v52:
## FM_demodulator
module FM_demodulator
          (
           clk,
           reset,
           clk_enable,
           inp_I,
           inp_Q,
           out_fm
          );
make LEC_CHECK=0 CAP_MARGIN=20 CORE_MARGIN=10 CORE_UTILIZATION=40 CTS_CLUSTER_DIAMETER=331 CTS_CLUSTER_SIZE=100 PLACE_DENSITY_LB_ADDON=0.3 SLEW_MARGIN=30 TNS_END_PERCENT=15 finish   # period 25.0 ns
run.sh (not shown) runs the stock make flow with config.mk's settings and CLKGATE_MAP_FILE=.
The final layout from v52, which completed every stage, passed the timing, design-rule and antenna checks at the end of the flow.
Modified inputs, v51 compared to v52
- CORE_MARGIN changed from 10 to 2
- GPL_TIMING_DRIVEN newly set to 1
- CTS_CLUSTER_SIZE removed (was 100)
- MIN_ROUTING_LAYER newly set to met2
- MAX_ROUTING_LAYER newly set to met5
- SLEW_MARGIN changed from 30 to 10
- GPL_ROUTABILITY_DRIVEN newly set to 0
- TNS_END_PERCENT removed (was 15)
- CTS_CLUSTER_DIAMETER changed from 331 to 284
- CELL_PAD_IN_SITES_DETAIL_PLACEMENT newly set to 1
- CORE_UTILIZATION changed from 40 to 21
- CELL_PAD_IN_SITES_GLOBAL_PLACEMENT newly set to 3
- HOLD_SLACK_MARGIN newly set to 0.18
- PLACE_DENSITY_LB_ADDON changed from 0.3 to 0.13
## What came out
Of v52 and v51, the lower filler cell count in the final layout belongs to v52. v51: layout clock buffer count 4 above v52.
Input-level comparison between v16 and v51:
- removing CELL_PAD_IN_SITES_DETAIL_PLACEMENT (formerly 1)
- removing MAX_ROUTING_LAYER (formerly met5)
- removing GPL_TIMING_DRIVEN (formerly 1)
- removing HOLD_SLACK_MARGIN (formerly 0.18)
- changing CAP_MARGIN from 20 to 0
- removing CELL_PAD_IN_SITES_GLOBAL_PLACEMENT (formerly 3)
- setting SETUP_SLACK_MARGIN to 0.87 for the first time
- setting CTS_CLUSTER_SIZE to 100 for the first time
- setting CORE_ASPECT_RATIO to 0.5 for the first time
- changing CTS_CLUSTER_DIAMETER from 284 to 331
- changing CORE_MARGIN from 2 to 10
- removing MIN_ROUTING_LAYER (formerly met2)
- changing SLEW_MARGIN from 10 to 30
- removing GPL_ROUTABILITY_DRIVEN (formerly 0)
- setting TNS_END_PERCENT to 15 for the first time
- changing PLACE_DENSITY_LB_ADDON from 0.13 to 0.3
- changing CORE_UTILIZATION from 21 to 40
==> results <==
Run comparison: v16 highest-utilization routing layer at the global route stage met2; v51 highest-utilization routing layer at the global route stage met3. Sequential cell count: v16 vs v51 identical. v16 against v51: post-detailed-route via-to-cell ratio has decreased; final cell count without fillers has decreased; post-route clock period utilization has decreased; number of buffers created by CTS has decreased. Changes observed in v16 relative to v51: non-clock buffer count fell 25, sequential share of layout area climbed 0.17 points, via count now smaller.
The following lists how v28 was set up differently from v16:
- putting CELL_PAD_IN_SITES_GLOBAL_PLACEMENT at 2 where nothing was set
- swapping 0 for 20 in CAP_MARGIN
- clearing CTS_CLUSTER_DIAMETER, which used to be 331
- clearing PLACE_DENSITY_LB_ADDON, which used to be 0.3
- swapping 10 for 3 in CORE_MARGIN
- swapping 0.5 for 0.63 in CORE_ASPECT_RATIO
- clearing TNS_END_PERCENT, which used to be 15
- putting GPL_ROUTABILITY_DRIVEN at 0 where nothing was set
- swapping 0.87 for -1.69 in SETUP_SLACK_MARGIN
- putting GPL_TIMING_DRIVEN at 0 where nothing was set
- putting CELL_PAD_IN_SITES_DETAIL_PLACEMENT at 2 where nothing was set
- swapping 30 for 20 in SLEW_MARGIN
- swapping 100 for 69 in CTS_CLUSTER_SIZE
- v28 reached the end of the flow, and the finished layout is clean on the timing, design-rule and antenna checks.
- Relative to v16, register-to-register setup slack has decreased by 2.49 ns in v28.
- Diff v16 -> v28 | wire length of the first global-routing pass | up by more than a quarter
- The floorplan row count number comes out higher for v28 vs v16.
- Setup total negative slack: v16 vs v28 — no meaningful difference
- Diff v16 -> v28: area of the core fell about 0.36%; setup slack of the critical path after layout has decreased; cell area now sits higher; antenna diode count rose by 11; final core utilization increased 0.38 points.

The RTL this note starts from:
==> flow/design.v <==
`timescale 1 ns / 1 ns
module FM_demodulator
          (
           clk,
           reset,
           clk_enable,
           inp_I,
           inp_Q,
           out_fm
          );
  input   clk;
  input   reset;
  input   clk_enable;
  input   signed [38:0] inp_I;   
  input   signed [38:0] inp_Q;   
  output  [12:0] out_fm;   
  wire enb;
  reg signed [38:0] Delay1_out1;   
  reg signed [38:0] Delay2_out1;   
  reg signed [38:0] Delay4_out1;   
  wire signed [31:0] Sum4_sub_cast;   
  wire signed [31:0] Sum4_sub_cast_1;   
  wire signed [31:0] Sum4_sub_temp;   
  wire signed [29:0] Sum4_out1;   
  wire signed [68:0] Product_mul_temp;   
  wire signed [32:0] Product_out1;   
  reg signed [38:0] Delay3_out1;   
  wire signed [30:0] Sum3_sub_cast;   
  wire signed [30:0] Sum3_sub_cast_1;   
  wire signed [30:0] Sum3_sub_temp;   
  wire signed [28:0] Sum3_out1;   
  wire signed [67:0] Product2_mul_temp;   
  wire signed [32:0] Product2_out1;   
  wire signed [31:0] Sum5_sub_cast;   
  wire signed [31:0] Sum5_sub_cast_1;   
  wire signed [31:0] Sum5_sub_temp;   
  wire [12:0] OUTPUT_rsvd;   
  reg [12:0] OUTPUT_rsvdreg;
  assign enb = clk_enable;
  always @(posedge clk or posedge reset)
    begin : Delay1_process
      if (reset == 1'b1) begin
        Delay1_out1 <= 39'sh0000000000;
      end
      else begin
        if (enb) begin
          Delay1_out1 <= inp_I;
        end
      end
    end
  always @(posedge clk or posedge reset)
    begin : Delay2_process
      if (reset == 1'b1) begin
        Delay2_out1 <= 39'sh0000000000;
      end
      else begin
        if (enb) begin
          Delay2_out1 <= inp_Q;
        end
      end
    end
  always @(posedge clk or posedge reset)
    begin : Delay4_process
      if (reset == 1'b1) begin
        Delay4_out1 <= 39'sh0000000000;
      end
      else begin
        if (enb) begin
          Delay4_out1 <= Delay2_out1;
        end
      end
    end
  assign Sum4_sub_cast = inp_Q[38:7];
  assign Sum4_sub_cast_1 = Delay4_out1[38:7];
  assign Sum4_sub_temp = Sum4_sub_cast - Sum4_sub_cast_1;
  assign Sum4_out1 = Sum4_sub_temp[29:0];
  assign Product_mul_temp = Delay1_out1 * Sum4_out1;
  assign Product_out1 = Product_mul_temp[66:34];
  always @(posedge clk or posedge reset)
    begin : Delay3_process
      if (reset == 1'b1) begin
        Delay3_out1 <= 39'sh0000000000;
      end
      else begin
        if (enb) begin
          Delay3_out1 <= Delay1_out1;
        end
      end
    end
  assign Sum3_sub_cast = inp_I[38:8];
  assign Sum3_sub_cast_1 = Delay3_out1[38:8];
  assign Sum3_sub_temp = Sum3_sub_cast - Sum3_sub_cast_1;
  assign Sum3_out1 = Sum3_sub_temp[28:0];
  assign Product2_mul_temp = Sum3_out1 * Delay2_out1;
  assign Product2_out1 = Product2_mul_temp[65:33];
  assign Sum5_sub_cast = {Product_out1[32], Product_out1[32:2]};
  assign Sum5_sub_cast_1 = {Product2_out1[32], Product2_out1[32:2]};
  assign Sum5_sub_temp = Sum5_sub_cast - Sum5_sub_cast_1;
  assign OUTPUT_rsvd = Sum5_sub_temp[29:17];
always @(posedge clk)
    begin : OUTPUT_rsvdreg_process    
        if (enb) begin
          OUTPUT_rsvdreg <= OUTPUT_rsvd;
       end
    end
  assign out_fm = OUTPUT_rsvdreg;
endmodule   
Settings: LEC_CHECK=0, ABC_AREA=1, CAP_MARGIN=20, CELL_PAD_IN_SITES_DETAIL_PLACEMENT=0, CELL_PAD_IN_SITES_GLOBAL_PLACEMENT=3, CORE_ASPECT_RATIO=0.74, CORE_MARGIN=5, CORE_UTILIZATION=46, CTS_CLUSTER_DIAMETER=151, CTS_CLUSTER_SIZE=44, GPL_ROUTABILITY_DRIVEN=0, GPL_TIMING_DRIVEN=1, MAX_ROUTING_LAYER=met4, MIN_ROUTING_LAYER=met2, PLACE_DENSITY_LB_ADDON=0.19, SETUP_SLACK_MARGIN=3.73, SLEW_MARGIN=30, TNS_END_PERCENT=80; clock period 12.9 ns.
The baseline aborted during global routing.
Next try:
CORE_MARGIN = 7   (was 5)
HOLD_SLACK_MARGIN = 0.04   (was unset)
TNS_END_PERCENT = 90   (was 80)
After rerunning:
- The changed run never finished: it broke off in global routing
- die size grows by 1.8%
- area after synthesis is unchanged
- synthesized cell count is unchanged
Next try:
CELL_PAD_IN_SITES_GLOBAL_PLACEMENT = unset   (was 3)
CORE_MARGIN = 2   (was 7)
CORE_UTILIZATION = 47   (was 46)
CTS_CLUSTER_SIZE = 98   (was 44)
GPL_ROUTABILITY_DRIVEN = unset   (was 0)
HOLD_SLACK_MARGIN = unset   (was 0.04)
MIN_ROUTING_LAYER = unset   (was met2)
PLACE_DENSITY_LB_ADDON = unset   (was 0.19)
SLEW_MARGIN = 10   (was 30)
TNS_END_PERCENT = 5   (was 90)
With this change the flow completed without violations.
Synthesized cell count does not change.
Die area goes down by 6.5%.
Area after synthesis stays the same.
Next try:
ABC_AREA = unset   (was 1)
CORE_ASPECT_RATIO = 1.11   (was 0.74)
CORE_UTILIZATION = 70   (was 47)
CTS_CLUSTER_SIZE = 34   (was 98)
HOLD_SLACK_MARGIN = 0.27   (was unset)
PLACE_DENSITY_LB_ADDON = 0.03   (was unset)
TNS_END_PERCENT = 70   (was 5)
Effect: The new run finished with negative setup slack left; wire length fell by a quarter to a third; worst setup slack gets worse by 1.9 ns; final cell count fell by about a fifth; via count fell by roughly a tenth; utilization rose by 23 points; count of clock-buffer cells in the layout rose by 10; global-route usage rose by 4.6 points.
Next try:
CORE_ASPECT_RATIO = 0.74   (was 1.11)
CORE_UTILIZATION = 63   (was 70)
CTS_CLUSTER_SIZE = 100   (was 34)
HOLD_SLACK_MARGIN = unset   (was 0.27)
PLACE_DENSITY_LB_ADDON = unset   (was 0.03)
Result: The new run reached the layout checks and failed them: negative setup slack. Final cell count rose by 1.7%. Register-to-register slack gets worse by 0.23 ns. Sequential cell count is unchanged. Hold slack gets worse by 0.0058 ns. Utilization falls by 7.8 points. Die size climbs by 11%.
Next try:
ABC_AREA = 0   (was unset)
CAP_MARGIN = 10   (was 20)
CELL_PAD_IN_SITES_DETAIL_PLACEMENT = 2   (was 0)
CELL_PAD_IN_SITES_GLOBAL_PLACEMENT = 1   (was unset)
CORE_MARGIN = 7   (was 2)
CORE_UTILIZATION = 36   (was 63)
CTS_CLUSTER_SIZE = 49   (was 100)
GPL_ROUTABILITY_DRIVEN = 0   (was unset)
HOLD_SLACK_MARGIN = 0.04   (was unset)
MIN_ROUTING_LAYER = met2   (was unset)
PLACE_DENSITY_LB_ADDON = 0.19   (was unset)
SLEW_MARGIN = 30   (was 10)
TNS_END_PERCENT = 90   (was 70)
After rerunning: The new run finished but failed the layout checks on negative setup slack; final cell count rose by 13%; utilization falls by 29 points; die size came out higher by 81%; non-clock buffer count climbs by 132; design area increases by 4.1%.
